==> 08-18: inputs <==
## sig_16_hw
module sig_16_hw #(parameter K=16,DWIDTH=32,EXPONENT_WIDTH=8, BIAS=8'd127)(input [DWIDTH-1:0] x_in,input clk,start,rst,output reg valid, output [DWIDTH-1:0] y_out);
make LEC_CHECK=0 CAP_MARGIN=20 CORE_ASPECT_RATIO=0.9 CORE_MARGIN=2 CORE_UTILIZATION=72 CTS_CLUSTER_DIAMETER=27 CTS_CLUSTER_SIZE=14 MAX_ROUTING_LAYER=met4 PLACE_DENSITY_LB_ADDON=0.2 SETUP_SLACK_MARGIN=1.87 SLEW_MARGIN=20 finish   # period 7.38 ns
run.sh (not shown) runs the stock make flow with config.mk's settings and CLKGATE_MAP_FILE=.
==> 11-14 (differences from 08-18) <==
==> flow/config.mk (replaced) <==
export PLATFORM = sky130hd
export DESIGN_NAME = sig_16_hw
export DESIGN_NICKNAME = sig_16_hw
export VERILOG_FILES = /design/flow/design.v
export SDC_FILE = /design/flow/constraint.sdc
export NUM_CORES = 4
export LEC_CHECK = 0
export CAP_MARGIN = 20
export CORE_MARGIN = 2
export CORE_UTILIZATION = 40
export PLACE_DENSITY = 0.6
export SETUP_SLACK_MARGIN = -0.7
export SLEW_MARGIN = 20
==> flow/constraint.sdc (replaced) <==
create_clock -name core_clock -period 7.91 [get_ports {clk}]
set_input_delay 1.5820 -clock core_clock [delete_from_list [all_inputs] [get_ports {clk}]]
set_output_delay 1.5820 -clock core_clock [all_outputs]
set_load 0.01 [all_outputs]
==> 08-16 (differences from 08-18) <==
==> flow/config.mk (replaced) <==
export PLATFORM = sky130hd
export DESIGN_NAME = sig_16_hw
export DESIGN_NICKNAME = sig_16_hw
export VERILOG_FILES = /design/flow/design.v
export SDC_FILE = /design/flow/constraint.sdc
export NUM_CORES = 4
export LEC_CHECK = 0
export ABC_AREA = 1
export CAP_MARGIN = 20
export CORE_MARGIN = 2
export CORE_UTILIZATION = 62
export PLACE_DENSITY = 0.6
export SETUP_SLACK_MARGIN = 0.47
export SLEW_MARGIN = 20
==> flow/constraint.sdc (replaced) <==
create_clock -name core_clock -period 4.4 [get_ports {clk}]
set_input_delay 0.8800 -clock core_clock [delete_from_list [all_inputs] [get_ports {clk}]]
set_output_delay 0.8800 -clock core_clock [all_outputs]
set_load 0.01 [all_outputs]
==> 07-10 (differences from 08-18) <==
==> flow/config.mk (replaced) <==
export PLATFORM = sky130hd
export DESIGN_NAME = sig_16_hw
export DESIGN_NICKNAME = sig_16_hw
export VERILOG_FILES = /design/flow/design.v
export SDC_FILE = /design/flow/constraint.sdc
export NUM_CORES = 4
export LEC_CHECK = 0
export ABC_AREA = 0
export CAP_MARGIN = 25
export CELL_PAD_IN_SITES_DETAIL_PLACEMENT = 1
export CORE_ASPECT_RATIO = 0.74
export CORE_MARGIN = 2
export CORE_UTILIZATION = 67
export CTS_CLUSTER_DIAMETER = 51
export MAX_ROUTING_LAYER = met4
export MIN_ROUTING_LAYER = met1
export PLACE_DENSITY_LB_ADDON = 0.15
export SETUP_SLACK_MARGIN = 1.83
export SLEW_MARGIN = 40
export TNS_END_PERCENT = 35
==> flow/constraint.sdc (replaced) <==
create_clock -name core_clock -period 6.72 [get_ports {clk}]
set_input_delay 1.3440 -clock core_clock [delete_from_list [all_inputs] [get_ports {clk}]]
set_output_delay 1.3440 -clock core_clock [all_outputs]
set_load 0.01 [all_outputs]
==> comparison table <==
	11-14	08-18	08-16	07-10
Post-CTS Repair Setup Buffers	0	35	29	-
Number of buffers created by CTS	23	44	23	-
CP dominant cell by count	sky130_fd_sc_hd__a21oi_1	-	sky130_fd_sc_hd__nand2_1	-
Adder-cell share of the synthesized area	0.0423	0.0423	0.0421	0.0423
Portion of the clock cycle consumed by the worst path in the final layout	0.851	-	1.36	-
Routability congestion estimate from global placement	0.971	1.08	1.00	1.14
Final wirelength	48300 um	-	57700 um	-
Hold Vio Cnt, Final	0	-	0	-
Biggest fanout along the worst timing path	14	-	6	-
Worst slew margin	0.312	-	0.182	-
Growth of design area from synthesis to finish	11.8%	-	32.0%	-
Outcome	no timing/DRC/antenna violations	did not finish	finished with violations	did not finish
Failing step	-	global routing	-	detailed placement
Violated checks	-	-	negative setup slack	-
Die outline area	0.0402 mm2	0.0226 mm2	0.0263 mm2	0.0243 mm2
Leakage power of the design	6.00 nW	-	9.33 nW	-
Reg2Reg Setup Slack	1180 ps	-	-1580 ps	-
CTS sink cnt	220	220	220	-
No activity file was given, so power comes from the tool's default toggle rates.
